**flow/design.v**
```verilog
`timescale 1ns / 1ps
module Filter(
  	input clk,
	input rst,
	input en,
	input [3:0] addr,
	output reg [8:0] out
    );
reg signed [8:0] sobel_val;
always @(*) begin
	case(addr)
		4'd1, 4'd3, 4'd5, 4'd7: sobel_val = -9'sd1;
		4'd4: sobel_val = 9'sd4;
		default: sobel_val = 9'sd0;
	endcase
end
always@(posedge clk) begin
		if(rst) begin
			out <= 0;
		end
		if(en) begin
			out <= sobel_val;
		end
	end
endmodule
`timescale 1ns / 1ps
module convolution(
  	input clk,
	input signed [8:0] in1,  
	input signed [8:0] in2,
	input [8:0] height,
	input [8:0] width,
	input rst,
	input en,
	input clear,
	output reg [20:0] out,
	output reg done
    );
	reg signed [26:0] data;
	reg [9:0] counter;
	always@(posedge clk) begin
		if(rst || clear)
			counter <= 0;
		else if(en) begin
			if(counter < (height*width)) begin
				counter <= counter + 1;
			end
			else begin
				counter <= 1;
			end
		end
	end
	always@(posedge clk) begin
		if(rst || clear) begin
			data <= 0;
			done <= 0;
		end
		else if(en) begin
			if(counter < (height*width)) begin
				data <= data + in1*in2;
				done <= 0;
			end
			else begin
				if(data > 1048575)
					out <= 1048575;
				else if (data < -1048576) 
					out <= -1048576;
				else
					out <= data; 
				data <= in1*in2;
				done <= 1; 
			end
		end
	end
endmodule
`timescale 1ns / 1ps
module maxpool(
   	input signed [20:0] in,
	input clk,
	input rst,
	input en,
	input [3:0] factor,
	output reg done,
	output reg [20:0] out,
	output [20:0] max
    );
	reg signed [20:0] cur_max;
	reg signed [20:0] abs_max;
	reg [7:0] counter;
	wire [7:0] size;
	wire [4:0] addr;
	wire [20:0] tempout;
	assign addr = counter;
	assign size = factor*factor;
	assign tempout = cur_max;
	assign max = abs_max;
	always@(posedge clk) begin
		if(rst) begin
			cur_max <= 21'b100000000000000000000;
			abs_max <= 0;
			counter <= 0;
			done <= 0;
		end
		else begin
		done <= 0;
		if(en) begin
			if(counter < size) begin
				counter <= counter + 1;
				if(in > cur_max) begin
					cur_max <= in;
				end
			end
			else begin
				done <= 1;
				counter <= 1;
				out <= cur_max;
				cur_max <= in;
			end
			if(in > abs_max) begin
				abs_max <= in;
			end
		end
		end
	end
endmodule
`timescale 1ns / 1ps
module address_l1(
  	input clk,
	input rst,
	input en,
	input [8:0] ht_sm,
	input [8:0] ht_lg,
	input [8:0] wt_sm,
	input [8:0] wt_lg,
	input [9:0] count,
	output [17:0] address_lg,
	output reg conv_done
    );
	wire [8:0] addrx, addry;
	reg [8:0] ADDRX, ADDRY;
	reg [8:0] OFFSET_X, OFFSET_Y;
	assign addrx = ADDRX + OFFSET_X;
	assign addry = ADDRY + OFFSET_Y;
	assign address_lg = addrx + addry*wt_lg;
	always@(posedge clk) begin
		if(rst) begin
			ADDRX <= 0;
			ADDRY <= 0;
			OFFSET_X <= 0;
			OFFSET_Y <= 0;
			conv_done <= 0;
		end
		else if(en) begin
			if(ADDRX < (wt_sm-1)) begin
				ADDRX <= ADDRX + 1;
				conv_done <= 0;
			end
			else begin
				ADDRX <= 0;
				if(ADDRY < (ht_sm-1)) begin
					ADDRY <= ADDRY + 1;
				end
				else begin
					ADDRY <= 0;
				end
			end
			if (count==(ht_sm*wt_sm-1)) begin
				if(OFFSET_X < (wt_lg-wt_sm)) begin
					OFFSET_X <= OFFSET_X + 1;
				end
				else begin
					OFFSET_X <= 0;
					if(OFFSET_Y < (ht_lg-ht_sm)) begin
						OFFSET_Y <= OFFSET_Y + 1;
					end
					else begin
						ADDRX <= 0;
						ADDRY <= 0;
						OFFSET_X <= 0;
						OFFSET_Y <= 0;
						conv_done <= 1;
					end
				end
			end
		end
	end
endmodule
`timescale 1ns / 1ps
module address_l2(
	input clk,
	input rst,
	input en,
	input [8:0] ht_sm,
	input [8:0] ht_lg,
	input [8:0] wt_sm,
	input [8:0] wt_lg,
	input [9:0] count1,
	input [8:0] factor,
	output [17:0] address_lg,
	output reg conv_done
    );
	wire [8:0] addrx, addry;
	reg [8:0] ADDRX, ADDRY;
	reg [8:0] OFFSET_X1, OFFSET_Y1, OFFSET_X2, OFFSET_Y2;
	wire [9:0] limit1;
	wire [9:0] limit2;
	assign limit1 = ht_sm*wt_sm-1;
	assign limit2 = factor*factor-1;
	assign addrx = ADDRX + OFFSET_X1 + OFFSET_X2;
	assign addry = ADDRY + OFFSET_Y1 + OFFSET_Y2;
	assign address_lg = addrx + addry*wt_lg;
	reg [9:0] count2;
	always @(posedge clk) begin
		if (rst) begin
			count2 <= 0;
		end
		else if (en) begin
			if(count1 == limit1) begin
				if(count2 < limit2) begin
					count2 <= count2 + 1;
				end
				else 
					count2 <= 0;
			end
		end
	end
	always@(posedge clk) begin
		if(rst) begin
			ADDRX <= 0;
			ADDRY <= 0;
			OFFSET_X1 <= 0;
			OFFSET_Y1 <= 0;
			OFFSET_X2 <= 0;
			OFFSET_Y2 <= 0;
			conv_done <= 0; 
		end
		else if(en) begin
			if(ADDRX < (wt_sm-1)) begin
				ADDRX <= ADDRX + 1;
				conv_done <= 0;
			end
			else begin
				ADDRX <= 0;
				if(ADDRY < (ht_sm-1)) begin
					ADDRY <= ADDRY + 1;
				end
				else begin
					ADDRY <= 0;
				end
			end
			if (count1==limit1) begin
				if(OFFSET_X1 < factor-1) begin
					OFFSET_X1 <= OFFSET_X1 + 1;
				end
				else begin
					OFFSET_X1 <= 0;
					if(OFFSET_Y1 < factor-1) begin
						OFFSET_Y1 <= OFFSET_Y1 + 1;
					end
					else begin
						OFFSET_X1 <= 0;
						OFFSET_Y1 <= 0;
					end
				end
				if (count2==limit2) begin
					if(OFFSET_X2 < (wt_lg-wt_sm-factor*2+1)) begin
						OFFSET_X2 <= OFFSET_X2 + factor;
					end
					else begin
						OFFSET_X2 <= 0;
						if(OFFSET_Y2 < (ht_lg-ht_sm-factor*2+1)) begin
							OFFSET_Y2 <= OFFSET_Y2 + factor;
						end
						else begin
							ADDRX <= 0;
							ADDRY <= 0;
							OFFSET_X1 <= 0;
							OFFSET_Y1 <= 0;
							OFFSET_Y2 <= 0;
							conv_done <= 1;
						end
					end
				end
			end
		end
	end
endmodule
`timescale 1ns / 1ps
module Top_convolution(
 input clk,
	input rst,
	input start,
	input en,
	input [12:0] addr,
	output [20:0] out,
	output [20:0] max_pl,
	output reg done,
	output pat_en,
	output [9:0] pat_addr,
	input [7:0] pat_dout,
	output img_en,
	output [17:0] img_addr,
	input [7:0] img_dout,
	output pc_en,
	output pc_we,
	output [9:0] pc_addr,
	output [10:0] pc_din,
	input [10:0] pc_dout,
	output ic_en,
	output ic_we,
	output [17:0] ic_addr,
	output [10:0] ic_din,
	input [10:0] ic_dout,
	output pl_en,
	output pl_we,
	output [12:0] pl_addr,
	output [20:0] pl_din,
	input [20:0] pl_dout
    );
	assign out = out_pl;
	reg [8:0] HT_SM, WT_SM;
	wire [8:0] ht_sm, wt_sm; 
	reg [8:0] HT_LG, WT_LG;
	wire [8:0] ht_lg, wt_lg;
	assign ht_sm = HT_SM;
	assign wt_sm = WT_SM;
	assign ht_lg = HT_LG;
	assign wt_lg = WT_LG;
	parameter [8:0] height_fil = 10, width_fil = 8, side_lap = 3, height_filpro = 8, width_filpro = 6,
	height_image = 48, width_image = 40, height_impro = 46, width_impro = 38, factor = 5;
	parameter [3:0] idle = 0, setup = 1, conv_p1 = 2, conv_p2 = 3, delay_p1 = 4, delay_p2 = 5, maxpl = 6, read = 15;
	reg [3:0] current_state, next_state;
	wire done_conv, done_maxpl;
	reg en_conv;
	wire en_maxpl;
	reg en_cnt_l1, en_cnt_l2, en_cnt_sm;
	reg clear;
	wire conv_done_l1, conv_done_l2;
	reg [1:0] conv_sel;
	assign en_maxpl = (conv_sel==3)? done_conv:0;
	wire signed [8:0] in1, in2;
	wire [20:0] out_conv;
	assign in1 = (conv_sel==2'b00)? 0: 
					(conv_sel==2'b01)? out_f: 
					(conv_sel==2'b10)? out_i:out_ip[10:2];
	assign in2 = (conv_sel==2'b00)? 0: 
					(conv_sel==2'b11)? out_fp[10:2]: out_lap;
	wire signed [20:0] in_maxpl, out_maxpl;
	assign in_maxpl = out_conv;
	reg [9:0] ADDR_SM;
	wire [17:0] addr_lg_l1;
	wire [17:0] addr_lg_l2;
	reg [17:0] ADDR_OUT;
	wire en_f, en_i, en_fp, en_ip, en_lap, en_pl;
	reg wr_ip, wr_fp, wr_pl;
	wire [9:0] addr_f;
	wire [17:0] addr_i;
	wire [9:0] addr_fp;
	wire [17:0] addr_ip;
	wire [12:0] addr_pl;
	wire [3:0] addr_lap;
	wire [10:0] in_fp, in_ip;
	wire [10:0] out_fp, out_ip;
	wire signed [20:0] in_pl;
	assign in_fp = out_conv[10:0];
	assign in_ip = out_conv[10:0];
	assign in_pl = out_maxpl;
	wire signed [8:0] out_lap;
	wire signed [7:0] out_i, out_f;	
	wire signed [20:0] out_pl;
	assign en_lap = (conv_sel==3||conv_sel==0)? 0:1;
	assign en_f = (conv_sel==1)? 1:0;
	assign en_i = (conv_sel==2)? 1:0;
	assign en_fp = (conv_sel==0)? 0:
						(conv_sel==1)? done_conv:
						(conv_sel==3)? 1:0;
	assign en_ip = (conv_sel==0)? 0:
						(conv_sel==2)? done_conv:
						(conv_sel==3)? 1:0;
	assign en_pl = (done)? en:done_maxpl;
	assign addr_f = (conv_sel==1)? addr_lg_l1:0;
	assign addr_i = (conv_sel==2)? addr_lg_l1:0;
	assign addr_lap = (conv_sel==0||conv_sel==3)? 0:ADDR_SM;
	assign addr_ip = (conv_sel==0)? 0: 
						  (conv_sel==3)? addr_lg_l2:ADDR_OUT; 
	assign addr_fp = (conv_sel==0)? 0: 
						  (conv_sel==1)? ADDR_OUT[9:0]:ADDR_SM;
	assign addr_pl = (done)? addr:ADDR_OUT[12:0];
	Filter Sobel (
    .clk(clk), 
    .rst(rst), 
    .en(en_lap), 
    .addr(addr_lap),  
    .out(out_lap)
    );
	assign pat_en = en_f;
	assign pat_addr = addr_f;
	assign out_f = pat_dout;
	assign img_en = en_i;
	assign img_addr = addr_i;
	assign out_i = img_dout;
	assign pc_en = en_fp;
	assign pc_we = wr_fp;
	assign pc_addr = addr_fp;
	assign pc_din = in_fp;
	assign out_fp = pc_dout;
	assign ic_en = en_ip;
	assign ic_we = wr_ip;
	assign ic_addr = addr_ip;
	assign ic_din = in_ip;
	assign out_ip = ic_dout;
	assign pl_en = en_pl;
	assign pl_we = wr_pl;
	assign pl_addr = addr_pl;
	assign pl_din = in_pl;
	assign out_pl = pl_dout;
	wire out_trig;
	assign out_trig = (conv_sel==2'b11)? done_maxpl:done_conv;
	always@(posedge clk) begin
		if(rst || clear) begin
			ADDR_OUT <= 0;
		end
		else if(out_trig) begin
			ADDR_OUT <= ADDR_OUT + 1;
		end	
	end
	address_l1 addr_l1 (
    .clk(clk), 
    .rst(rst||clear), 
    .en(en_cnt_l1), 
    .ht_sm(ht_sm), 
    .ht_lg(ht_lg), 
    .wt_sm(wt_sm), 
    .wt_lg(wt_lg), 
    .count(ADDR_SM), 
    .address_lg(addr_lg_l1), 
    .conv_done(conv_done_l1)
    );
	address_l2 addr_l2 (
    .clk(clk), 
    .rst(rst||clear), 
    .en(en_cnt_l2), 
    .ht_sm(ht_sm), 
    .ht_lg(ht_lg), 
    .wt_sm(wt_sm), 
    .wt_lg(wt_lg), 
	 .count1(ADDR_SM),
    .factor(factor), 
    .address_lg(addr_lg_l2), 
    .conv_done(conv_done_l2)
    );
	always@(posedge clk) begin
		if(rst||clear) begin
			ADDR_SM <= 0;
		end
		else if(en_cnt_l1||en_cnt_l2) begin
			if(ADDR_SM < (ht_sm*wt_sm-1)) begin
				ADDR_SM <= ADDR_SM + 1;
			end
			else begin
				ADDR_SM <= 0;
			end	
		end
	end
	convolution convolution (
	 .clk(clk),
    .in1(in1), 
    .in2(in2), 
    .height(ht_sm), 
    .width(wt_sm), 
    .rst(rst), 
    .en(en_conv), 
	 .clear(clear),
    .out(out_conv), 
    .done(done_conv)
    );
	maxpool maxpool (
    .in(in_maxpl), 
    .clk(clk), 
    .rst(rst), 
    .en(en_maxpl), 
    .factor(factor), 
    .done(done_maxpl), 
    .out(out_maxpl),
	 .max(max_pl)
    );
	always @(posedge clk) begin 
		if (rst) begin
			HT_SM <= 0;
			WT_SM <= 0;
			HT_LG <= 0;
			WT_SM <= 0;
			en_conv <= 0;
			en_cnt_l1 <= 0;
			en_cnt_l2 <= 0;
			wr_ip <= 0;
			wr_fp <= 0;
			wr_pl <= 0;
			clear <= 0;
			conv_sel <= 2'b00;
			done <= 0;
			current_state <= idle;
		end
		else
		case(current_state)
			idle: begin
				if(start)
					current_state <= setup;
				else
					current_state <= idle;
			end
			setup: begin
				case(conv_sel) 
					0: begin
						HT_SM <= side_lap;
						WT_SM <= side_lap;
						HT_LG <= height_fil;
						WT_LG <= width_fil;
						en_cnt_l1 <= 1;
						wr_fp <= 1;
						conv_sel <= 2'b01;
					end
					1: begin
						HT_SM <= side_lap;
						WT_SM <= side_lap;
						HT_LG <= height_image;
						WT_LG <= width_image;
						en_cnt_l1 <= 1;
						wr_ip <= 1;
						conv_sel <= 2'b10;
					end
					2: begin
						HT_SM <= height_filpro;
						WT_SM <= width_filpro;
						HT_LG <= height_impro;
						WT_LG <= width_impro;
						en_cnt_l2 <= 1;
						wr_pl <= 1;
						conv_sel <= 2'b11;
					end
				endcase
				current_state <= conv_p1;
			end
			conv_p1: begin
				en_conv <= 1;
				if(conv_done_l1) begin
					en_cnt_l1 <= 0;
					current_state <= conv_p2;
				end
				else if(conv_sel != 3)
					current_state <= conv_p1;
				else
					current_state <= maxpl;
			end
			conv_p2: begin
				en_conv <= 0;
				current_state <= delay_p1;
			end
			maxpl: begin
				if(conv_done_l2) begin
					en_cnt_l2 <= 0;
					current_state <= delay_p1;
				end
				else
					current_state <= maxpl;
			end
			delay_p1: begin
				if(conv_sel==3) begin
					if(done_maxpl) begin
						clear <= 1;
						wr_pl <= 0;
						current_state <= delay_p2;
					end
					else 
						current_state <= delay_p1;
				end
				else begin
					clear <= 1;
					wr_fp <= 0;
					wr_ip <= 0;
					current_state <= delay_p2;
				end
			end
			delay_p2: begin
				clear <= 0;
				if (conv_sel != 3) 
					current_state <= setup;
				else begin
					current_state <= read;
					conv_sel <= 2'b00;
				end
			end
			read: begin
				conv_sel <= 2'b00;
				done <= 1;
			end
		endcase
	end
endmodule
```
**flow/run.sh**
```bash
#!/bin/bash
# the make line also repeats each setting of config.mk as NAME=value (left out here)
make -C /OpenROAD-flow-scripts/flow DESIGN_CONFIG=/design/flow/config.mk WORK_HOME=/design/flow/orfs CLKGATE_MAP_FILE= finish
```
**flow/config.mk**
```make
export PLATFORM = sky130hd
export DESIGN_NAME = Top_convolution
export DESIGN_NICKNAME = Top_convolution
export VERILOG_FILES = /design/flow/design.v
export SDC_FILE = /design/flow/constraint.sdc
export NUM_CORES = 4
export LEC_CHECK = 0
export ABC_AREA = 1
export CAP_MARGIN = 20
export CORE_MARGIN = 2
export CORE_UTILIZATION = 63
export PLACE_DENSITY = 0.42
export SLEW_MARGIN = 20
```
**flow/constraint.sdc**
```tcl
create_clock -name core_clock -period 6.1 [get_ports {clk}]
set_input_delay 1.2200 -clock core_clock [delete_from_list [all_inputs] [get_ports {clk}]]
set_output_delay 1.2200 -clock core_clock [all_outputs]
set_load 0.01 [all_outputs]
```
==> out/metrics.csv, run 1 <==
stage,metric,value,unit
setup_path,startpoint type of the worst setup path,flip-flop,
drt,antenna-violating nets left,0,
timing,worst relative slew slack,28.4,%
placed_design,Setup WS pre-CTS,-1.56,ns
timing,Tightest Pin Transition,1.07,ns
synthesis,mux contribution to synthesized area,0.0361,%
synthesis,"area fraction in and, or, nand and nor cells",23.8,%
timing,min cycle time layout,7.75,ns
final_layout,Comb gate area,21600,sq um
setup_path,startpoint of the worst register-to-register path,conv_sel[1],
floorplanning,number of top-level pins,239,
grt,initial antenna violation count,5,
setup_path,most frequent cell on the critical path,sky130_fd_sc_hd__nand2_1,
grt,wire length of the first global-routing pass,155000,microns
cts,Clock Pin Slew Worst Setup and Hold Paths,0.06,ns
power_and_ir_drop,Switching Share,36.5,%
synthesis,AO/OA Area Share,12.2,%
power_and_ir_drop,fraction of power consumed by combinational cells,36.4,%
power_and_ir_drop,Top power group,combinational cells,
timing,final number of max-transition violations,0,
final_layout,area delta synth->final,35.9,%
synthesis,chip area estimate from yosys synthesis,27700,sq um
setup_path,critical path required time,6.57,ns
setup_path,Worst path depth,37,
cts,worst skew pair latency,0.59,ns
synthesis,synthesized netlist cell count,3776,
worst_hold_path,instance count along the most critical hold path,1,
synthesis,share of the yosys chip area belonging to registers,22.9,%
timing,RSZ-0062 raised after global routing,yes,
drt,drt initial violations,3941,
grt,met1 Track Usage GR,50.8,%
final_layout,total number of nets in the final design,4904,
outcome,failed layout checks,negative setup slack,
grt,largest net degree at the start of global routing,88,
synthesis,"FFs w/ async S/R, synth",0,%
synthesis,cell accounting for the most synthesized area,sky130_fd_sc_hd__dfxtp_1,
floorplanning,Chip Width,214,microns
setup_path,R2R cell count,37,
setup_path,endpoint of the worst register-to-register path,convolution.data[16],
setup_path,element type at the critical path end,flip-flop,
setup_path,minimum setup slack among reg-to-reg paths,-1.65,ns
timing,Total Negative Setup Slacks,-53.73,ns
timing,maximum clock skew at final layout,0.0240,ns
power_and_ir_drop,power attributed to sequential cells,2070,uW
synthesis,number of distinct standard cells referenced by the synthesized netlist,67,
drt,vias per inst,6.30,
setup_path,worst path arrival time,8.22,ns
synthesis,Main area contributors,"sky130_fd_sc_hd__dfxtp_1 (18%), sky130_fd_sc_hd__ha_1 (17%), sky130_fd_sc_hd__fa_1 (9.5%), sky130_fd_sc_hd__nand2_1 (9.3%), sky130_fd_sc_hd__inv_1 (8.2%)",
power_and_ir_drop,worst voltage drop across the vdd grid,171,uV
floorplanning,chip area,45600,sq um
synthesis,number of synthesized register bits,293,
drt,First-pass DRT Iterations,14,
cts,total of hold buffers inserted after clock tree synthesis,0,
setup_path,Setup crit start,conv_sel[1],
floorplanning,vertical die size,214,microns
setup_path,combined buffer and inverter count along the critical path,11,
synthesis,area fraction in xor and xnor cells,3.73,%
power_and_ir_drop,Comb group,2530,uW
floorplanning,Site Rows,76,
power_and_ir_drop,Clock Power,2350,uW
power_and_ir_drop,power density over cell area,184,nW/um^2
power_and_ir_drop,Internal Dissipation,4410,uW
cts,number of CTS-inserted buffers,35,
placed_design,half-perimeter wire length after placement,67900,microns
cts,TritonCTS clock tree,yes,
worst_hold_path,start point of the worst min-delay path,current_state[6],
power_and_ir_drop,leakage power summed over all cells,0.0179,uW
synthesis,main flop type after synthesis,sky130_fd_sc_hd__dfxtp_1,
synthesis,"count leader, synth",sky130_fd_sc_hd__nand2_1,
synthesis,average size of a mapped cell,7.33,sq um
timing,final worst-path cycle share,127,%
synthesis,number of flops mapped to enable cells by yosys,47,
cts,Clock Tree Root,sky130_fd_sc_hd__clkbuf_16,
cts,maximum root-to-sink buffer count,3,
drt,final routed wire length divided by cell count,23.1,microns
grt,total global-route track usage,43.2,%
drt,DRC violations left,0,
setup_path,top cell family by delay on the critical path,adder cells,
synthesis,combined area of all synthesized cells,27700,sq um
drt,final routed wirelength across all metal layers,114000,microns
power_and_ir_drop,relative contribution of sequential cells to total power,29.8,%
setup_path,worst-path maximum fanout,5,
flow_run,number of warnings in the stage logs,60,
synthesis,portion of synthesized cell area occupied by the leading cell type,17.8,%
cts,Max H-tree Level,2,
synthesis,ys cells,3776,
cts,CTS Sinks,293,
placed_design,placer's final routability congestion estimate,0.998,
final_layout,sequential standard cell area,6380,sq um
timing,Highest Clock Rate,129,MHz
worst_hold_path,destination of the worst hold path,en_conv,
drt,Via Count,31100,
placed_design,count of input and output buffers,190,
synthesis,"area fraction in full adders, half adders and majority gates",26.5,%
outcome,result of the run,failed layout checks,
timing,Setup WS post-layout,-1.65,ns
floorplanning,core utilization before placement,64.0,%
flow_run,Maximum Capacitance Violations,0,
timing,final setup violating endpoints,49,
grt,global route overflow,0,
synthesis,combinational family with the most area after synthesis,adder cells,
grt,GRT met2 Usage,71.4,%
setup_path,CP Class,flip-flop to flip-flop,
grt,vias in the first global route,30200,
setup_path,Slowest Stage Delay on Critical Path,0.71,ns
power_and_ir_drop,part of the total power dissipated in the clock network,33.8,%
synthesis,most common library cells after synthesis,"sky130_fd_sc_hd__nand2_1 (685), sky130_fd_sc_hd__inv_1 (605), sky130_fd_sc_hd__nor2_1 (383), sky130_fd_sc_hd__ha_1 (376), sky130_fd_sc_hd__a21oi_1 (311)",
floorplanning,Core Region,43300,sq um
worst_hold_path,path type of the worst min-delay path,flip-flop to flip-flop,
synthesis,yosys warns,6,
setup_path,Critical path destination,convolution.data[16],
grt,routing usage on met3,10.0,%
grt,peak-usage layer in the global routing report,met2,
setup_path,crit path max-delay cell type,sky130_fd_sc_hd__fa_1,
power_and_ir_drop,Net Switching,2530,uW
timing,"Hold Vio Cnt, Final",0,
final_layout,final-layout fill cell count,2179,
-- cell type report --
class                      instances  share of cell area, %
timing repair inverter             1                 0.0233
clock inverter                    21                  0.775
tap                              585                   1.95
timing repair buffer             631                   14.0
antenna                            2                 0.0133
inverter                         620                   6.30
multi-input combinational       2739                   57.5
clock buffer                      43                   2.54
sequential                       293                   17.0
-- metrics by stage --
step | power [uW] | cells | hold WS, ns | cell area (sq um) | utilization [%]
after floorplan | 3260 | 3777 | 0.394 | 28500 | -
after global placement | 3820 | 4766 | 0.410 | 33000 | 76.2
after detailed placement | 3900 | 4766 | 0.419 | 33000 | 76.2
after CTS | 6510 | 4893 | 0.428 | 36500 | 84.5
after global routing | 7100 | 4933 | 0.451 | 37600 | 86.9
final | 6940 | 4935 | 0.439 | 37600 | 87.0
-- timing repair --
action,CTS,global route
buffers inserted,73,47
setup endpoints to repair,51,50
hold endpoints to repair,0,0
cloned,1,0
gates resized,632,207
pin swaps,315,175
-- per-layer routing --
layer  part of all wire [%]  vias to the layer above
li1                       -                    13300
met2                     44                     2429
met5                   0.20                        -
met4                    9.3                       14
met3                     12                      904
met1                     34                    14400
==> inputs of run 2 (changes only) <==
- CORE_UTILIZATION: 63 -> 69
- PLACE_DENSITY: 0.42 -> not set
- clock period: 6.1 -> 10.6 ns (I/O delays scaled with it)
==> run 2 against run 1 <==
Compared with the run above: the run now finishes clean; sequential power is 43% lower; largest power group is now registers; cell count fell by 9.9%; area after synthesis unchanged; critical endpoint is now ic_addr[12]; synthesized cell count stayed put; clock power is about 50% lower; non-clock buffer count is 425 lower.
==> out/metrics.csv, run 2 <==
stage,metric,value,unit
outcome,result of the run,"complete, no violations",
worst_hold_path,start point of the worst min-delay path,current_state[6],
floorplanning,Site Rows,73,
synthesis,synthesized netlist cell count,3776,
synthesis,number of flops mapped to enable cells by yosys,47,
setup_path,worst path arrival time,7.64,ns
final_layout,area delta synth->final,11.2,%
synthesis,portion of synthesized cell area occupied by the leading cell type,17.8,%
setup_path,combined buffer and inverter count along the critical path,3,
timing,final number of max-transition violations,0,
synthesis,number of distinct standard cells referenced by the synthesized netlist,67,
power_and_ir_drop,part of the total power dissipated in the clock network,37.2,%
floorplanning,Core Region,39600,sq um
synthesis,average size of a mapped cell,7.33,sq um
setup_path,endpoint of the worst register-to-register path,convolution.data[24],
power_and_ir_drop,total power after layout,3150,uW
drt,First-pass DRT Iterations,6,
timing,final worst hold slack,0.429,ns
grt,vias in the first global route,26200,
setup_path,Slowest Stage Delay on Critical Path,0.64,ns
synthesis,number of synthesized register bits,293,
timing,worst relative slew slack,27.4,%
power_and_ir_drop,relative contribution of sequential cells to total power,37.7,%
timing,Tightest Pin Transition,1.09,ns
final_layout,total number of nets in the final design,4478,
worst_hold_path,path type of the worst min-delay path,flip-flop to flip-flop,
power_and_ir_drop,Top power group,registers,
synthesis,Main area contributors,"sky130_fd_sc_hd__dfxtp_1 (18%), sky130_fd_sc_hd__ha_1 (17%), sky130_fd_sc_hd__fa_1 (9.5%), sky130_fd_sc_hd__nand2_1 (9.3%), sky130_fd_sc_hd__inv_1 (8.2%)",
setup_path,Worst path depth,24,
placed_design,half-perimeter wire length after placement,60700,microns
cts,buffers inserted by post-CTS timing repair,0,
setup_path,worst-path maximum fanout,6,
power_and_ir_drop,Switching Share,33.3,%
timing,Highest Clock Rate,102,MHz
cts,maximum root-to-sink buffer count,3,
drt,drt initial violations,2161,
drt,Via Count,26000,
timing,maximum clock skew at final layout,0.0389,ns
power_and_ir_drop,leakage power summed over all cells,0.0151,uW
synthesis,area fraction in xor and xnor cells,3.73,%
cts,number of CTS-inserted buffers,35,
synthesis,"area fraction in full adders, half adders and majority gates",26.5,%
power_and_ir_drop,fraction of power consumed by combinational cells,25.1,%
drt,DRC violations left,0,
drt,final routed wire length divided by cell count,17.5,microns
synthesis,"count leader, synth",sky130_fd_sc_hd__nand2_1,
setup_path,crit path max-delay cell type,sky130_fd_sc_hd__clkdlybuf4s50_1,
synthesis,combinational family with the most area after synthesis,adder cells,
drt,vias per inst,5.85,
timing,final worst-path cycle share,92.1,%
power_and_ir_drop,Clock Power,1170,uW
setup_path,startpoint of the worst register-to-register path,conv_sel[1],
setup_path,CP Class,flip-flop to output port,
synthesis,"area fraction in and, or, nand and nor cells",23.8,%
setup_path,most frequent cell on the critical path,sky130_fd_sc_hd__fa_1,
cts,worst skew pair latency,0.57,ns
grt,initial antenna violation count,0,
setup_path,startpoint type of the worst setup path,flip-flop,
cts,Max H-tree Level,2,
cts,post-cts sizing count,0,
power_and_ir_drop,worst voltage drop across the vdd grid,134,uV
floorplanning,number of top-level pins,239,
power_and_ir_drop,power attributed to sequential cells,1190,uW
drt,antenna-violating nets left,0,
synthesis,cell accounting for the most synthesized area,sky130_fd_sc_hd__dfxtp_1,
timing,"Hold Vio Cnt, Final",0,
power_and_ir_drop,Comb group,789,uW
setup_path,Critical path destination,ic_addr[12],
setup_path,critical path required time,8.48,ns
synthesis,chip area estimate from yosys synthesis,27700,sq um
grt,total global-route track usage,37.6,%
worst_hold_path,instance count along the most critical hold path,1,
flow_run,Maximum Capacitance Violations,0,
floorplanning,vertical die size,204,microns
power_and_ir_drop,Net Switching,1050,uW
cts,Clock Tree Root,sky130_fd_sc_hd__clkbuf_16,
placed_design,Post-Place Cell Area,29700,sq um
final_layout,final instance area,30800,sq um
drt,n_diodes,0,
setup_path,R2R cell count,31,
setup_path,top cell family by delay on the critical path,adder cells,
setup_path,Setup crit start,addr_l2.OFFSET_Y1[1],
drt,final routed wirelength across all metal layers,77900,microns
worst_hold_path,destination of the worst hold path,en_conv,
timing,RSZ-0062 raised after global routing,no,
synthesis,"FFs w/ async S/R, synth",0,%
floorplanning,Chip Width,204,microns
floorplanning,core utilization before placement,69.9,%
synthesis,ys cells,3776,
power_and_ir_drop,power density over cell area,102,nW/um^2
flow_run,number of warnings in the stage logs,57,
timing,min cycle time layout,9.76,ns
synthesis,combined area of all synthesized cells,27700,sq um
placed_design,count of input and output buffers,190,
synthesis,most common library cells after synthesis,"sky130_fd_sc_hd__nand2_1 (685), sky130_fd_sc_hd__inv_1 (605), sky130_fd_sc_hd__nor2_1 (383), sky130_fd_sc_hd__ha_1 (376), sky130_fd_sc_hd__a21oi_1 (311)",
grt,global route overflow,0,
synthesis,main flop type after synthesis,sky130_fd_sc_hd__dfxtp_1,
setup_path,"Critical Path, Cell by Cell",fa_1 > ha_1 > fa_1 > nand3_1 > nand2_1 > a21o_1 > a21oi_1 > xor2_1 > nor2_1 > ha_1 > fa_1 > ha_1 > inv_1 > fa_1 > inv_1 > fa_1 > ha_1 > nand2_1 > nor2_1 > nand3_1 > nand3_1 > nor2_1 > o32ai_1 > clkdlybuf4s50_1,
power_and_ir_drop,Internal Dissipation,2100,uW
synthesis,AO/OA Area Share,12.2,%
placed_design,placer's final routability congestion estimate,0.989,
setup_path,minimum setup slack among reg-to-reg paths,1.73,ns
floorplanning,chip area,41800,sq um
timing,final setup violating endpoints,0,
timing,Total Negative Setup Slacks,0,ns
grt,wire length of the first global-routing pass,127000,microns
synthesis,yosys warns,6,
cts,total of hold buffers inserted after clock tree synthesis,0,
grt,largest net degree at the start of global routing,49,
synthesis,share of the yosys chip area belonging to registers,22.9,%
synthesis,mux contribution to synthesized area,0.0361,%
cts,Clock Pin Slew Worst Setup and Hold Paths,0.06,ns
cts,CTS Sinks,293,
setup_path,element type at the critical path end,output port,
cts,TritonCTS clock tree,yes,
[run 2: final cells by class]
| class | instances | area (sq um) |
|---|---|---|
| Fill cell | 2926 | 8840 |
| Multi-Input combinational cell | 2739 | 18400 |
| Inverter | 620 | 2330 |
| Clock inverter | 13 | 90.1 |
| Clock buffer | 50 | 1010 |
| Timing Repair Buffer | 206 | 2020 |
| Tap cell | 525 | 657 |
| Sequential cell | 293 | 6340 |
[run 2: per-layer routing]
| metal | wire length (microns) | GRT usage [%] | vias to the layer above |
|---|---|---|---|
| li1 | - | - | 12400 |
| met1 | 30900 | 45.0 | 12200 |
| met2 | 37200 | 64.8 | 1101 |
| met3 | 5530 | 5.66 | 251 |
| met4 | 4280 | 20.3 | 0 |
| met5 | 0 | 0 | - |
[run 2: metrics by stage]
| step | worst slack [ns] | util (%) | cells |
|---|---|---|---|
| 2_1_floorplan | 2.48 | - | 3777 |
| 3_5_place_dp | 1.21 | 74.9 | 4383 |
| 5_1_grt | 0.425 | 77.7 | 4446 |
| 6_report | 0.840 | 77.7 | 4446 |
| 4_1_cts | 0.901 | 77.7 | 4446 |
| 3_3_place_gp | 1.28 | 74.9 | 4383 |
==> inputs of run 3 (changes only) <==
- CAP_MARGIN: 20 -> 5
- CELL_PAD_IN_SITES_GLOBAL_PLACEMENT: not set -> 2
- CORE_ASPECT_RATIO: not set -> 1.34
- CORE_UTILIZATION: 69 -> 40
- CTS_CLUSTER_DIAMETER: not set -> 36
- CTS_CLUSTER_SIZE: not set -> 83
- GPL_ROUTABILITY_DRIVEN: not set -> 0
- MAX_ROUTING_LAYER: not set -> met4
- MIN_ROUTING_LAYER: not set -> met1
- PLACE_DENSITY_LB_ADDON: not set -> 0.11
- SETUP_SLACK_MARGIN: not set -> 1.07
- clock period: 10.6 -> 5.75 ns (I/O delays scaled with it)
==> run 3 against run 2 <==
Compared with the run above: the layout now fails its checks (negative setup slack); synthesized cell count unchanged; first-iteration DRC count decreased by 41%; worst hold slack improved by 0.012 ns.
==> out/metrics.csv, run 3 <==
stage,metric,value,unit
timing,final worst-path cycle share,128,%
floorplanning,Core Region,68500,sq um
power_and_ir_drop,Net Switching,2800,uW
worst_hold_path,start point of the worst min-delay path,current_state[6],
timing,maximum clock skew at final layout,0.0269,ns
power_and_ir_drop,Comb group,2540,uW
synthesis,AO/OA Area Share,12.2,%
timing,min cycle time layout,7.34,ns
drt,final routed wirelength across all metal layers,93500,microns
final_layout,area delta synth->final,43.8,%
setup_path,Slowest Stage Delay on Critical Path,0.54,ns
timing,Setup WS post-layout,-1.59,ns
timing,"Hold Vio Cnt, Final",0,
power_and_ir_drop,worst voltage drop across the vdd grid,305,uV
synthesis,yosys warns,6,
setup_path,top cell family by delay on the critical path,adder cells,
placed_design,Setup WS pre-CTS,-1.83,ns
floorplanning,Site Rows,111,
power_and_ir_drop,power attributed to sequential cells,2200,uW
power_and_ir_drop,Switching Share,32.4,%
synthesis,cell accounting for the most synthesized area,sky130_fd_sc_hd__dfxtp_1,
synthesis,area fraction in xor and xnor cells,3.73,%
drt,Via Count,27200,
synthesis,portion of synthesized cell area occupied by the leading cell type,17.8,%
grt,initial antenna violation count,4,
timing,Tightest Pin Transition,1.08,ns
cts,number of CTS-inserted buffers,68,
drt,vias per inst,5.07,
drt,final routed wire length divided by cell count,17.5,microns
timing,worst relative slew slack,28.1,%
setup_path,combined buffer and inverter count along the critical path,5,
drt,First-pass DRT Iterations,5,
setup_path,Worst path depth,26,
timing,Highest Clock Rate,136,MHz
final_layout,final-layout fill cell count,6220,
power_and_ir_drop,relative contribution of sequential cells to total power,25.4,%
synthesis,average size of a mapped cell,7.33,sq um
setup_path,minimum setup slack among reg-to-reg paths,-0.67,ns
flow_run,Maximum Capacitance Violations,0,
power_and_ir_drop,Clock Power,3900,uW
setup_path,Critical path destination,ic_addr[13],
placed_design,Post-Place Cell Area,34100,sq um
cts,maximum root-to-sink buffer count,3,
worst_hold_path,path type of the worst min-delay path,flip-flop to flip-flop,
setup_path,Setup crit start,addr_l2.OFFSET_Y1[1],
synthesis,"count leader, synth",sky130_fd_sc_hd__nand2_1,
placed_design,half-perimeter wire length after placement,72600,microns
setup_path,element type at the critical path end,output port,
synthesis,"area fraction in full adders, half adders and majority gates",26.5,%
synthesis,"FFs w/ async S/R, synth",0,%
cts,Clock Pin Slew Worst Setup and Hold Paths,0.05,ns
grt,wire length of the first global-routing pass,146000,microns
cts,Clock Tree Root,sky130_fd_sc_hd__clkbuf_16,
drt,drt initial violations,1275,
floorplanning,Chip Width,231,microns
power_and_ir_drop,fraction of power consumed by combinational cells,29.4,%
power_and_ir_drop,Internal Dissipation,5840,uW
placed_design,count of input and output buffers,190,
flow_run,number of warnings in the stage logs,58,
setup_path,crit path max-delay cell type,sky130_fd_sc_hd__fa_2,
grt,vias in the first global route,28200,
worst_hold_path,destination of the worst hold path,en_conv,
setup_path,endpoint of the worst register-to-register path,convolution.data[26],
setup_path,R2R cell count,35,
floorplanning,number of top-level pins,239,
synthesis,number of distinct standard cells referenced by the synthesized netlist,67,
setup_path,startpoint of the worst register-to-register path,Sobel.out[7],
outcome,failed layout checks,negative setup slack,
setup_path,critical path required time,4.60,ns
drt,DRC violations left,0,
power_and_ir_drop,leakage power summed over all cells,0.0186,uW
synthesis,chip area estimate from yosys synthesis,27700,sq um
grt,global route overflow,0,
synthesis,combined area of all synthesized cells,27700,sq um
drt,antenna-violating nets left,0,
power_and_ir_drop,part of the total power dissipated in the clock network,45.2,%
synthesis,mux contribution to synthesized area,0.0361,%
synthesis,most common library cells after synthesis,"sky130_fd_sc_hd__nand2_1 (685), sky130_fd_sc_hd__inv_1 (605), sky130_fd_sc_hd__nor2_1 (383), sky130_fd_sc_hd__ha_1 (376), sky130_fd_sc_hd__a21oi_1 (311)",
synthesis,ys cells,3776,
grt,total global-route track usage,26.8,%
timing,final setup violating endpoints,46,
synthesis,share of the yosys chip area belonging to registers,22.9,%
synthesis,number of flops mapped to enable cells by yosys,47,
cts,worst skew pair latency,0.61,ns
timing,final number of max-transition violations,0,
cts,TritonCTS clock tree,yes,
final_layout,"count of placed standard cells in the final layout, fillers left out",5353,
timing,final worst hold slack,0.441,ns
final_layout,final instance area,39800,sq um
final_layout,total number of nets in the final design,4975,
floorplanning,core utilization before placement,40.4,%
placed_design,placed cells,5126,
cts,CTS Sinks,293,
setup_path,worst-path maximum fanout,5,
synthesis,number of synthesized register bits,293,
grt,largest net degree at the start of global routing,60,
floorplanning,chip area,71400,sq um
synthesis,synthesized netlist cell count,3776,
floorplanning,vertical die size,309,microns
synthesis,Main area contributors,"sky130_fd_sc_hd__dfxtp_1 (18%), sky130_fd_sc_hd__ha_1 (17%), sky130_fd_sc_hd__fa_1 (9.5%), sky130_fd_sc_hd__nand2_1 (9.3%), sky130_fd_sc_hd__inv_1 (8.2%)",
synthesis,combinational family with the most area after synthesis,adder cells,
power_and_ir_drop,power density over cell area,217,nW/um^2
power_and_ir_drop,Top power group,clock,
setup_path,worst path arrival time,6.19,ns
cts,Max H-tree Level,3,
setup_path,CP Class,flip-flop to output port,
synthesis,"area fraction in and, or, nand and nor cells",23.8,%
outcome,result of the run,failed layout checks,
synthesis,main flop type after synthesis,sky130_fd_sc_hd__dfxtp_1,
timing,RSZ-0062 raised after global routing,yes,
setup_path,startpoint type of the worst setup path,flip-flop,
worst_hold_path,instance count along the most critical hold path,1,
==> run 3: stage by stage <==
step	total power [uW]	util, %	TNS (ns)
after floorplan	3480	-	-14.93
after global placement	4190	49.8	-55.26
after detailed placement	4230	49.8	-57.99
after CTS	8460	56.1	-40.54
after global routing	9040	58.1	-51.26
final	8640	58.1	-39.60
==> run 3: area by class of cell <==
class,instances,area [sq um],share of cell area [%]
Clock buffer,97,1980,4.98
Sequential cell,293,6380,16.0
Multi-Input combinational cell,2739,21900,54.9
Timing Repair inverter,1,11.3,0.0283
Antenna cell,4,10.0,0.0251
Tap cell,904,1130,2.84
Inverter,620,2370,5.96
Clock inverter,26,345,0.867
Timing Repair Buffer,669,5710,14.3
==> run 3: repair_timing <==
item	4_1_cts	5_1_grt
resized	555	255
pin swaps	232	229
cloned	1	0
hold buffers	0	0
endpoints found under the setup margin	56	67
buffers inserted	60	39
==> run 3: per-layer routing <==
metal	routed length (microns)	global-route usage, %	up-vias
met5	0	-	-
met4	5220	14.3	0
met3	2800	2.69	217
met2	50200	49.9	524
met1	35200	27.5	13000
li1	-	-	13500
==> inputs of run 4 (changes only) <==
- ABC_AREA: 1 -> not set
- CAP_MARGIN: 5 -> 20
- CELL_PAD_IN_SITES_GLOBAL_PLACEMENT: 2 -> not set
- CORE_ASPECT_RATIO: 1.34 -> not set
- CTS_CLUSTER_DIAMETER: 36 -> not set
- CTS_CLUSTER_SIZE: 83 -> not set
- GPL_ROUTABILITY_DRIVEN: 0 -> not set
- MAX_ROUTING_LAYER: met4 -> not set
- MIN_ROUTING_LAYER: met1 -> not set
- PLACE_DENSITY_LB_ADDON: 0.11 -> not set
- SETUP_SLACK_MARGIN: 1.07 -> not set
- clock period: 5.75 -> 10.1 ns (I/O delays scaled with it)
==> run 4 against run 3 <==
Compared with the run above: the run now finishes clean; via count decreased by 22%; sequential power decreased by 43%; critical path depth decreased by 1; highest routed layer unchanged; die size decreased by 3.3%; combinational power decreased by 79%; worst hold slack improved by 0.0015 ns; largest power group unchanged; largest cell class unchanged; critical endpoint is now ic_addr[11]; area after synthesis decreased by 3.3%; synthesized cell count decreased by 19%; clock skew decreased by 0.0046 ns.
==> out/metrics.csv, run 4 <==
stage,metric,value,unit
drt,drt initial violations,1148,
worst_hold_path,destination of the worst hold path,en_conv,
synthesis,"count leader, synth",sky130_fd_sc_hd__ha_1,
floorplanning,core utilization before placement,40.6,%
setup_path,worst-path maximum fanout,8,
cts,worst skew pair latency,0.56,ns
synthesis,"area fraction in and, or, nand and nor cells",18.3,%
power_and_ir_drop,power density over cell area,103,nW/um^2
synthesis,area fraction in xor and xnor cells,5.56,%
synthesis,Main area contributors,"sky130_fd_sc_hd__dfxtp_1 (18%), sky130_fd_sc_hd__ha_1 (18%), sky130_fd_sc_hd__fa_1 (9.8%), sky130_fd_sc_hd__edfxtp_1 (5.3%), sky130_fd_sc_hd__inv_1 (4.1%)",
power_and_ir_drop,relative contribution of sequential cells to total power,39.7,%
setup_path,critical path required time,8.08,ns
drt,n_diodes,0,
drt,antenna-violating nets left,0,
synthesis,"FFs w/ async S/R, synth",0,%
timing,worst relative slew slack,33.2,%
placed_design,placer's final routability congestion estimate,0.852,
cts,buffers inserted by post-CTS timing repair,0,
setup_path,R2R cell count,29,
drt,First-pass DRT Iterations,8,
cts,total of hold buffers inserted after clock tree synthesis,0,
cts,Clock Pin Slew Worst Setup and Hold Paths,0.06,ns
setup_path,crit path max-delay cell type,sky130_fd_sc_hd__clkdlybuf4s50_1,
setup_path,Slowest Stage Delay on Critical Path,0.65,ns
timing,RSZ-0062 raised after global routing,no,
synthesis,share of the yosys chip area belonging to registers,23.7,%
synthesis,portion of synthesized cell area occupied by the leading cell type,18.4,%
timing,Tightest Pin Transition,1.00,ns
setup_path,Setup crit start,addr_l2.ADDRY[2],
setup_path,CP Class,flip-flop to output port,
placed_design,count of input and output buffers,190,
worst_hold_path,instance count along the most critical hold path,1,
timing,final worst hold slack,0.443,ns
setup_path,combined buffer and inverter count along the critical path,3,
synthesis,number of synthesized register bits,293,
final_layout,final-layout fill cell count,6447,
power_and_ir_drop,Comb group,541,uW
synthesis,cell accounting for the most synthesized area,sky130_fd_sc_hd__dfxtp_1,
grt,vias in the first global route,20600,
setup_path,endpoint of the worst register-to-register path,convolution.data[26],
placed_design,Post-Place Cell Area,29300,sq um
setup_path,Critical path destination,ic_addr[11],
synthesis,ys cells,3064,
final_layout,area delta synth->final,13.9,%
drt,vias per inst,5.21,
setup_path,element type at the critical path end,output port,
timing,min cycle time layout,9.75,ns
setup_path,minimum setup slack among reg-to-reg paths,1.93,ns
timing,"Hold Vio Cnt, Final",0,
floorplanning,vertical die size,263,microns
cts,Clock Tree Root,sky130_fd_sc_hd__clkbuf_16,
worst_hold_path,start point of the worst min-delay path,current_state[6],
outcome,result of the run,"complete, no violations",
timing,final number of max-transition violations,0,
timing,maximum clock skew at final layout,0.0223,ns
setup_path,Worst path depth,25,
drt,final routed wirelength across all metal layers,66700,microns
power_and_ir_drop,Internal Dissipation,2250,uW
floorplanning,chip area,69000,sq um
cts,maximum root-to-sink buffer count,3,
synthesis,yosys warns,6,
drt,Via Count,21200,
floorplanning,Core Region,66000,sq um
final_layout,total number of nets in the final design,3760,
setup_path,top cell family by delay on the critical path,adder cells,
synthesis,number of distinct standard cells referenced by the synthesized netlist,94,
power_and_ir_drop,Switching Share,28.4,%
power_and_ir_drop,Net Switching,894,uW
cts,TritonCTS clock tree,yes,
flow_run,Maximum Capacitance Violations,0,
setup_path,startpoint of the worst register-to-register path,conv_sel[3],
flow_run,number of warnings in the stage logs,57,
synthesis,number of flops mapped to enable cells by yosys,47,
synthesis,combined area of all synthesized cells,26800,sq um
timing,final worst-path cycle share,96.6,%
cts,CTS Sinks,293,
power_and_ir_drop,Top power group,clock,
grt,total global-route track usage,19.2,%
setup_path,startpoint type of the worst setup path,flip-flop,
synthesis,"area fraction in full adders, half adders and majority gates",27.4,%
grt,global route overflow,0,
power_and_ir_drop,fraction of power consumed by combinational cells,17.2,%
power_and_ir_drop,worst voltage drop across the vdd grid,76.0,uV
power_and_ir_drop,part of the total power dissipated in the clock network,43.1,%
synthesis,AO/OA Area Share,14.2,%
synthesis,synthesized netlist cell count,3064,
grt,wire length of the first global-routing pass,110000,microns
drt,final routed wire length divided by cell count,16.4,microns
floorplanning,Chip Width,263,microns
final_layout,final instance area,30500,sq um
timing,Total Negative Setup Slacks,0,ns
synthesis,most common library cells after synthesis,"sky130_fd_sc_hd__ha_1 (376), sky130_fd_sc_hd__inv_1 (295), sky130_fd_sc_hd__nor2_1 (258), sky130_fd_sc_hd__dfxtp_1 (246), sky130_fd_sc_hd__nand2_1 (206)",
cts,number of CTS-inserted buffers,36,
setup_path,worst path arrival time,7.73,ns
floorplanning,number of top-level pins,239,
power_and_ir_drop,power attributed to sequential cells,1250,uW
setup_path,most frequent cell on the critical path,sky130_fd_sc_hd__ha_1,
cts,Max H-tree Level,2,
drt,DRC violations left,0,
placed_design,half-perimeter wire length after placement,51800,microns
grt,initial antenna violation count,0,
floorplanning,Site Rows,94,
synthesis,main flop type after synthesis,sky130_fd_sc_hd__dfxtp_1,
timing,final setup violating endpoints,0,
synthesis,chip area estimate from yosys synthesis,26800,sq um
synthesis,average size of a mapped cell,8.74,sq um
synthesis,mux contribution to synthesized area,3.86,%
power_and_ir_drop,Clock Power,1360,uW
synthesis,combinational family with the most area after synthesis,adder cells,
cts,post-cts sizing count,0,
timing,Highest Clock Rate,103,MHz
grt,largest net degree at the start of global routing,104,
power_and_ir_drop,leakage power summed over all cells,0.0136,uW
worst_hold_path,path type of the worst min-delay path,flip-flop to flip-flop,
==> run 4: layer usage <==
layer,global-route usage (%),routed length [microns],up-vias
met2,31.1,30100,375
met1,26.9,32300,9939
met5,0,0,-
met3,2.74,2800,83
met4,5.00,1570,0
li1,-,-,10800
==> run 4: area by class of cell <==
cell class                 instances  area (sq um)  share of cell area, %
multi-input combinational       2325         18600                   60.9
clock buffer                      51          1050                   3.45
inverter                         295          1110                   3.63
tap                              864          1080                   3.55
clock inverter                    15           174                  0.570
timing repair buffer             226          2170                   7.11
sequential                       293          6340                   20.8
==> run 4: per-stage QoR <==
stage	instances	utilization [%]	total power, uW	worst slack (ns)
after floorplan	3065	-	1670	0.669
after global placement	4003	44.4	1810	0.318
after detailed placement	4003	44.4	1810	0.238
after CTS	4069	46.2	3180	0.365
after global routing	4069	46.2	3300	0.0105
final	4069	46.2	3140	0.347
==> inputs of run 5 (changes only) <==
- CAP_MARGIN: 20 -> 40
- CORE_UTILIZATION: 40 -> 70
- CTS_CLUSTER_DIAMETER: not set -> 56
- CTS_CLUSTER_SIZE: not set -> 49
- SETUP_SLACK_MARGIN: not set -> 1.83
- clock period: 10.1 -> 7.33 ns (I/O delays scaled with it)
==> run 5 against run 4 <==
Compared with the run above: the flow now stops in global routing (5_1_grt); die size is 42% lower; synthesized cell count unchanged; area after synthesis unchanged.
==> out/metrics.csv, run 5 <==
stage,metric,value,unit
outcome,result of the run,stopped before the end,
outcome,stage reached,global routing (5_1_grt),
cts,number of CTS-inserted buffers,27,
floorplanning,Chip Width,200,microns
placed_design,Setup WS pre-CTS,-1.48,ns
synthesis,AO/OA Area Share,14.2,%
cts,CTS Sinks,293,
synthesis,"area fraction in and, or, nand and nor cells",18.3,%
synthesis,main flop type after synthesis,sky130_fd_sc_hd__dfxtp_1,
floorplanning,Core Region,37700,sq um
synthesis,cell accounting for the most synthesized area,sky130_fd_sc_hd__dfxtp_1,
cts,Max H-tree Level,1,
synthesis,synthesized netlist cell count,3064,
placed_design,placed cells,3826,
cts,total of hold buffers inserted after clock tree synthesis,0,
synthesis,"count leader, synth",sky130_fd_sc_hd__ha_1,
synthesis,share of the yosys chip area belonging to registers,23.7,%
synthesis,mux contribution to synthesized area,3.86,%
floorplanning,chip area,39800,sq um
floorplanning,Site Rows,71,
placed_design,placer's final routability congestion estimate,0.989,
synthesis,portion of synthesized cell area occupied by the leading cell type,18.4,%
synthesis,Main area contributors,"sky130_fd_sc_hd__dfxtp_1 (18%), sky130_fd_sc_hd__ha_1 (18%), sky130_fd_sc_hd__fa_1 (9.8%), sky130_fd_sc_hd__edfxtp_1 (5.3%), sky130_fd_sc_hd__inv_1 (4.1%)",
synthesis,area fraction in xor and xnor cells,5.56,%
synthesis,combinational family with the most area after synthesis,adder cells,
synthesis,number of flops mapped to enable cells by yosys,47,
synthesis,ys cells,3064,
synthesis,number of synthesized register bits,293,
synthesis,"FFs w/ async S/R, synth",0,%
synthesis,combined area of all synthesized cells,26800,sq um
floorplanning,number of top-level pins,239,
floorplanning,vertical die size,200,microns
placed_design,half-perimeter wire length after placement,55500,microns
placed_design,count of input and output buffers,190,
synthesis,yosys warns,6,
synthesis,"area fraction in full adders, half adders and majority gates",27.4,%
synthesis,average size of a mapped cell,8.74,sq um
floorplanning,core utilization before placement,71.1,%
cts,maximum root-to-sink buffer count,3,
synthesis,chip area estimate from yosys synthesis,26800,sq um
cts,Clock Tree Root,sky130_fd_sc_hd__clkbuf_16,
synthesis,most common library cells after synthesis,"sky130_fd_sc_hd__ha_1 (376), sky130_fd_sc_hd__inv_1 (295), sky130_fd_sc_hd__nor2_1 (258), sky130_fd_sc_hd__dfxtp_1 (246), sky130_fd_sc_hd__nand2_1 (206)",
synthesis,number of distinct standard cells referenced by the synthesized netlist,94,
## run 5: through the flow
| stage | power (uW) | setup TNS [ns] | cell area (sq um) | utilization, % |
|---|---|---|---|---|
| 2_1_floorplan | 2310 | -1.99 | 27400 | - |
| 3_5_place_dp | 2620 | -17.22 | 30700 | 81.6 |
| 3_3_place_gp | 2570 | -13.83 | 30700 | 81.5 |
| 4_1_cts | 4180 | -4.94 | 33100 | 88.0 |
## run 5: repair_timing
item / 4_1_cts
cloned: 0
pin swaps: 224
gates resized: 408
setup buffers: 65
endpoints found under the setup margin: 107
==> inputs of run 6 (changes only) <==
- CAP_MARGIN: 40 -> 20
- CELL_PAD_IN_SITES_GLOBAL_PLACEMENT: not set -> 1
- CORE_MARGIN: 2 -> 9
- CORE_UTILIZATION: 70 -> 40
- CTS_CLUSTER_DIAMETER: 56 -> not set
- CTS_CLUSTER_SIZE: 49 -> not set
- MAX_ROUTING_LAYER: not set -> met4
- PLACE_DENSITY_LB_ADDON: not set -> 0.13
- SETUP_SLACK_MARGIN: 1.83 -> not set
- TNS_END_PERCENT: not set -> 75
- clock period: 7.33 -> 11.0 ns (I/O delays scaled with it)
==> run 6 against run 5 <==
Compared with the run above: the run now finishes clean; area after synthesis stayed put; die size up 92%; synthesized cell count unchanged.
==> out/metrics.csv, run 6 <==
stage,metric,value,unit
setup_path,Critical path destination,ic_addr[11],
setup_path,startpoint type of the worst setup path,flip-flop,
power_and_ir_drop,Top power group,clock,
final_layout,Comb gate area,18600,sq um
timing,final worst hold slack,0.461,ns
cts,post-cts sizing count,0,
setup_path,Setup crit start,addr_l2.ADDRY[2],
power_and_ir_drop,Comb group,506,uW
cts,number of CTS-inserted buffers,38,
cts,CTS Sinks,293,
drt,First-pass DRT Iterations,5,
setup_path,minimum setup slack among reg-to-reg paths,2.49,ns
setup_path,worst-path maximum fanout,8,
placed_design,placer's final routability congestion estimate,0.855,
synthesis,portion of synthesized cell area occupied by the leading cell type,18.4,%
worst_hold_path,instance count along the most critical hold path,1,
synthesis,share of the yosys chip area belonging to registers,23.7,%
setup_path,most frequent cell on the critical path,sky130_fd_sc_hd__ha_1,
grt,vias in the first global route,21400,
synthesis,Main area contributors,"sky130_fd_sc_hd__dfxtp_1 (18%), sky130_fd_sc_hd__ha_1 (18%), sky130_fd_sc_hd__fa_1 (9.8%), sky130_fd_sc_hd__edfxtp_1 (5.3%), sky130_fd_sc_hd__inv_1 (4.1%)",
cts,worst skew pair latency,0.57,ns
grt,global route overflow,0,
timing,maximum clock skew at final layout,0.0281,ns
grt,initial antenna violation count,1,
setup_path,Slowest Stage Delay on Critical Path,0.65,ns
timing,RSZ-0062 raised after global routing,no,
final_layout,area delta synth->final,13.6,%
drt,final routed wire length divided by cell count,17.4,microns
timing,Total Negative Setup Slacks,0,ns
cts,Max H-tree Level,2,
final_layout,total number of nets in the final design,3754,
final_layout,"count of placed standard cells in the final layout, fillers left out",4067,
grt,largest net degree at the start of global routing,80,
cts,total of hold buffers inserted after clock tree synthesis,0,
floorplanning,Site Rows,94,
synthesis,synthesized netlist cell count,3064,
timing,final setup violating endpoints,0,
floorplanning,Core Region,66000,sq um
power_and_ir_drop,Clock Power,1190,uW
outcome,result of the run,"complete, no violations",
setup_path,CP Class,flip-flop to output port,
synthesis,"area fraction in and, or, nand and nor cells",18.3,%
worst_hold_path,start point of the worst min-delay path,current_state[0],
power_and_ir_drop,relative contribution of sequential cells to total power,40.3,%
synthesis,main flop type after synthesis,sky130_fd_sc_hd__dfxtp_1,
power_and_ir_drop,Net Switching,833,uW
cts,TritonCTS clock tree,yes,
power_and_ir_drop,Switching Share,29.4,%
power_and_ir_drop,power attributed to sequential cells,1140,uW
setup_path,endpoint of the worst register-to-register path,convolution.data[26],
synthesis,cell accounting for the most synthesized area,sky130_fd_sc_hd__dfxtp_1,
synthesis,number of synthesized register bits,293,
timing,"Hold Vio Cnt, Final",0,
synthesis,"FFs w/ async S/R, synth",0,%
synthesis,most common library cells after synthesis,"sky130_fd_sc_hd__ha_1 (376), sky130_fd_sc_hd__inv_1 (295), sky130_fd_sc_hd__nor2_1 (258), sky130_fd_sc_hd__dfxtp_1 (246), sky130_fd_sc_hd__nand2_1 (206)",
setup_path,worst path arrival time,7.75,ns
timing,min cycle time layout,9.95,ns
setup_path,crit path max-delay cell type,sky130_fd_sc_hd__clkdlybuf4s50_1,
floorplanning,core utilization before placement,40.6,%
final_layout,final-layout fill cell count,6331,
drt,DRC violations left,0,
timing,worst relative slew slack,36.2,%
cts,Clock Pin Slew Worst Setup and Hold Paths,0.06,ns
power_and_ir_drop,power density over cell area,93.2,nW/um^2
timing,Tightest Pin Transition,0.956,ns
synthesis,"area fraction in full adders, half adders and majority gates",27.4,%
synthesis,combinational family with the most area after synthesis,adder cells,
placed_design,count of input and output buffers,190,
synthesis,ys cells,3064,
synthesis,area fraction in xor and xnor cells,5.56,%
synthesis,average size of a mapped cell,8.74,sq um
drt,vias per inst,5.29,
drt,antenna-violating nets left,0,
setup_path,Worst path depth,25,
grt,total global-route track usage,18.5,%
grt,wire length of the first global-routing pass,115000,microns
setup_path,combined buffer and inverter count along the critical path,3,
floorplanning,number of top-level pins,239,
flow_run,Maximum Capacitance Violations,0,
placed_design,half-perimeter wire length after placement,55800,microns
synthesis,number of flops mapped to enable cells by yosys,47,
drt,final routed wirelength across all metal layers,70800,microns
drt,drt initial violations,1135,
synthesis,yosys warns,6,
synthesis,mux contribution to synthesized area,3.86,%
setup_path,element type at the critical path end,output port,
synthesis,number of distinct standard cells referenced by the synthesized netlist,94,
power_and_ir_drop,fraction of power consumed by combinational cells,17.8,%
floorplanning,Chip Width,277,microns
floorplanning,vertical die size,277,microns
floorplanning,chip area,76500,sq um
setup_path,startpoint of the worst register-to-register path,conv_sel[3],
power_and_ir_drop,leakage power summed over all cells,0.0135,uW
setup_path,top cell family by delay on the critical path,adder cells,
power_and_ir_drop,worst voltage drop across the vdd grid,94.9,uV
drt,Via Count,21500,
flow_run,number of warnings in the stage logs,55,
worst_hold_path,path type of the worst min-delay path,flip-flop to flip-flop,
power_and_ir_drop,part of the total power dissipated in the clock network,41.8,%
timing,final worst-path cycle share,90.4,%
cts,Clock Tree Root,sky130_fd_sc_hd__clkbuf_16,
synthesis,chip area estimate from yosys synthesis,26800,sq um
placed_design,placed cells,3995,
worst_hold_path,destination of the worst hold path,current_state[0],
cts,maximum root-to-sink buffer count,3,
setup_path,critical path required time,8.80,ns
final_layout,sequential standard cell area,6340,sq um
power_and_ir_drop,Internal Dissipation,2000,uW
synthesis,AO/OA Area Share,14.2,%
synthesis,combined area of all synthesized cells,26800,sq um
synthesis,"count leader, synth",sky130_fd_sc_hd__ha_1,
timing,final number of max-transition violations,0,
setup_path,R2R cell count,30,
timing,Highest Clock Rate,101,MHz
cts,buffers inserted by post-CTS timing repair,0,
[run 6: metal layers]
layer  routed length, microns  up-vias  share of wire, %  GRT usage [%]
met3                     3680       86               5.2           3.27
li1                         -    10800                 -              -
met5                        0        -                 0              -
met4                     1290        0               1.8           4.09
met2                    31100      485                44           28.6
met1                    34700    10200                49           25.1
[run 6: cell type report]
type / instances / share of cell area, %
Sequential cell: 293 / 20.9
Antenna cell: 3 / 0.0247
Clock buffer: 51 / 3.46
Tap cell: 864 / 3.56
Inverter: 295 / 3.64
Clock inverter: 18 / 0.477
Multi-Input combinational cell: 2325 / 61.1
Timing Repair Buffer: 218 / 6.93
[run 6: stage by stage]
step | cell area, sq um | utilization (%) | worst slack [ns] | total power (uW)
after floorplan | 26800 | - | 1.39 | 1530
after global placement | 29200 | 44.3 | 0.837 | 1660
after detailed placement | 29200 | 44.3 | 0.758 | 1670
after CTS | 30400 | 46.1 | 1.01 | 2870
after global routing | 30400 | 46.1 | 0.570 | 2980
final | 30400 | 46.1 | 1.05 | 2830
==> inputs of run 7 (changes only) <==
- CELL_PAD_IN_SITES_GLOBAL_PLACEMENT: 1 -> not set
- CORE_MARGIN: 9 -> 2
- MAX_ROUTING_LAYER: met4 -> not set
- PLACE_DENSITY_LB_ADDON: 0.13 -> not set
- SETUP_SLACK_MARGIN: not set -> -0.26
- TNS_END_PERCENT: 75 -> not set
- clock period: 11.0 -> 10.0 ns (I/O delays scaled with it)
==> run 7 against run 6 <==
Compared with the run above: still clean; die size is 9.9% lower; worst setup slack lost 0.69 ns; count of clock-buffer cells in the layout rose by 1; routed wire length down 6.8%; sequential power up about 10%; via count fell by 1.9%.
==> out/metrics.csv, run 7 <==
stage,metric,value,unit
outcome,result of the run,"complete, no violations",
cts,CTS Sinks,293,
timing,Setup WS post-layout,0.365,ns
cts,number of CTS-inserted buffers,36,
synthesis,combinational family with the most area after synthesis,adder cells,
setup_path,top cell family by delay on the critical path,adder cells,
synthesis,cell accounting for the most synthesized area,sky130_fd_sc_hd__dfxtp_1,
cts,Clock Pin Slew Worst Setup and Hold Paths,0.06,ns
flow_run,number of warnings in the stage logs,57,
grt,total global-route track usage,18.9,%
grt,initial antenna violation count,0,
placed_design,Setup WS pre-CTS,0.200,ns
drt,uppermost metal layer occupied by signal nets,met4,
floorplanning,Core Region,66000,sq um
synthesis,portion of synthesized cell area occupied by the leading cell type,18.4,%
cts,post-cts sizing count,0,
setup_path,Setup crit start,addr_l2.ADDRY[2],
power_and_ir_drop,Top power group,clock,
timing,final worst hold slack,0.446,ns
timing,"Hold Vio Cnt, Final",0,
setup_path,Critical path destination,ic_addr[11],
setup_path,minimum setup slack among reg-to-reg paths,1.69,ns
setup_path,worst path arrival time,7.63,ns
drt,n_diodes,0,
drt,wire length on met1,32400,microns
setup_path,critical path required time,8.00,ns
placed_design,placer's final routability congestion estimate,0.870,
power_and_ir_drop,power attributed to sequential cells,1260,uW
worst_hold_path,instance count along the most critical hold path,1,
synthesis,AO/OA Area Share,14.2,%
synthesis,number of flops mapped to enable cells by yosys,47,
drt,Via Count,21100,
drt,DRC violations left,0,
power_and_ir_drop,Comb group,548,uW
drt,antenna-violating nets left,0,
synthesis,chip area estimate from yosys synthesis,26800,sq um
synthesis,ys cells,3064,
power_and_ir_drop,Internal Dissipation,2250,uW
grt,largest net degree at the start of global routing,104,
timing,worst relative slew slack,32.2,%
final_layout,"count of placed standard cells in the final layout, fillers left out",4070,
grt,vias in the first global route,20200,
synthesis,average size of a mapped cell,8.74,sq um
power_and_ir_drop,power density over cell area,103,nW/um^2
timing,Highest Clock Rate,104,MHz
drt,routed wl met3,2480,microns
cts,total of hold buffers inserted after clock tree synthesis,0,
synthesis,share of the yosys chip area belonging to registers,23.7,%
cts,maximum root-to-sink buffer count,3,
timing,maximum clock skew at final layout,0.0182,ns
drt,First-pass DRT Iterations,6,
setup_path,Worst path depth,25,
grt,global route overflow,0,
synthesis,most common library cells after synthesis,"sky130_fd_sc_hd__ha_1 (376), sky130_fd_sc_hd__inv_1 (295), sky130_fd_sc_hd__nor2_1 (258), sky130_fd_sc_hd__dfxtp_1 (246), sky130_fd_sc_hd__nand2_1 (206)",
floorplanning,vertical die size,263,microns
drt,final routed wirelength across all metal layers,66000,microns
power_and_ir_drop,Clock Power,1340,uW
setup_path,crit path max-delay cell type,sky130_fd_sc_hd__clkdlybuf4s50_1,
placed_design,placed cells,4004,
worst_hold_path,start point of the worst min-delay path,current_state[6],
timing,final setup violating endpoints,0,
power_and_ir_drop,Switching Share,28.4,%
setup_path,startpoint of the worst register-to-register path,conv_sel[1],
setup_path,startpoint type of the worst setup path,flip-flop,
cts,Max H-tree Level,2,
synthesis,"area fraction in full adders, half adders and majority gates",27.4,%
setup_path,R2R cell count,29,
synthesis,area fraction in xor and xnor cells,5.56,%
setup_path,Slowest Stage Delay on Critical Path,0.63,ns
drt,vias per inst,5.19,
cts,TritonCTS clock tree,yes,
setup_path,CP Class,flip-flop to output port,
drt,final routed wire length divided by cell count,16.2,microns
synthesis,synthesized netlist cell count,3064,
timing,final worst-path cycle share,96.3,%
floorplanning,core utilization before placement,40.6,%
grt,wire length of the first global-routing pass,108000,microns
drt,drt initial violations,1332,
power_and_ir_drop,Net Switching,892,uW
flow_run,Maximum Capacitance Violations,0,
floorplanning,Site Rows,94,
floorplanning,number of top-level pins,239,
timing,final number of max-transition violations,0,
cts,Clock Tree Root,sky130_fd_sc_hd__clkbuf_16,
setup_path,combined buffer and inverter count along the critical path,3,
power_and_ir_drop,relative contribution of sequential cells to total power,40.0,%
synthesis,mux contribution to synthesized area,3.86,%
placed_design,count of input and output buffers,190,
setup_path,worst-path maximum fanout,8,
synthesis,Main area contributors,"sky130_fd_sc_hd__dfxtp_1 (18%), sky130_fd_sc_hd__ha_1 (18%), sky130_fd_sc_hd__fa_1 (9.8%), sky130_fd_sc_hd__edfxtp_1 (5.3%), sky130_fd_sc_hd__inv_1 (4.1%)",
power_and_ir_drop,leakage power summed over all cells,0.0136,uW
synthesis,number of synthesized register bits,293,
drt,routed length on met2,30100,microns
synthesis,"count leader, synth",sky130_fd_sc_hd__ha_1,
setup_path,element type at the critical path end,output port,
synthesis,number of distinct standard cells referenced by the synthesized netlist,94,
final_layout,final-layout fill cell count,6379,
setup_path,endpoint of the worst register-to-register path,convolution.data[26],
synthesis,main flop type after synthesis,sky130_fd_sc_hd__dfxtp_1,
synthesis,"area fraction in and, or, nand and nor cells",18.3,%
power_and_ir_drop,worst voltage drop across the vdd grid,94.3,uV
floorplanning,chip area,69000,sq um
final_layout,area delta synth->final,13.9,%
placed_design,half-perimeter wire length after placement,51500,microns
timing,Tightest Pin Transition,1.02,ns
synthesis,yosys warns,6,
final_layout,total number of nets in the final design,3761,
setup_path,most frequent cell on the critical path,sky130_fd_sc_hd__ha_1,
cts,worst skew pair latency,0.55,ns
power_and_ir_drop,part of the total power dissipated in the clock network,42.5,%
timing,min cycle time layout,9.63,ns
worst_hold_path,destination of the worst hold path,en_conv,
cts,buffers inserted by post-CTS timing repair,0,
power_and_ir_drop,fraction of power consumed by combinational cells,17.4,%
synthesis,combined area of all synthesized cells,26800,sq um
synthesis,"FFs w/ async S/R, synth",0,%
floorplanning,Chip Width,263,microns
worst_hold_path,path type of the worst min-delay path,flip-flop to flip-flop,
==> run 7: cell type report <==
cell class,count,area [sq um],area share [%]
Clock buffer,52,1060,3.49
Clock inverter,14,134,0.439
Inverter,295,1110,3.63
Multi-Input combinational cell,2325,18600,60.9
Sequential cell,293,6340,20.8
Tap cell,864,1080,3.55
Timing Repair Buffer,227,2190,7.17
==> run 7: stage by stage <==
step                      util, %  power [uW]  instance area [sq um]  TNS (ns)
final                        46.2        3140                  30500         0
after CTS                    46.2        3180                  30500         0
after global routing         46.2        3290                  30500   -0.0552
after global placement       44.4        1830                  29300         0
after detailed placement     44.4        1830                  29300         0
after floorplan                 -        1680                  26800         0
==> run 7: metal layers <==
metal  vias up  track usage, %
met2       346            31.3
li1      10800               -
met3        63            2.43
met5         -               0
met4         0            4.30
met1      9919            26.3
Power is estimated from default activity; no workload was simulated.
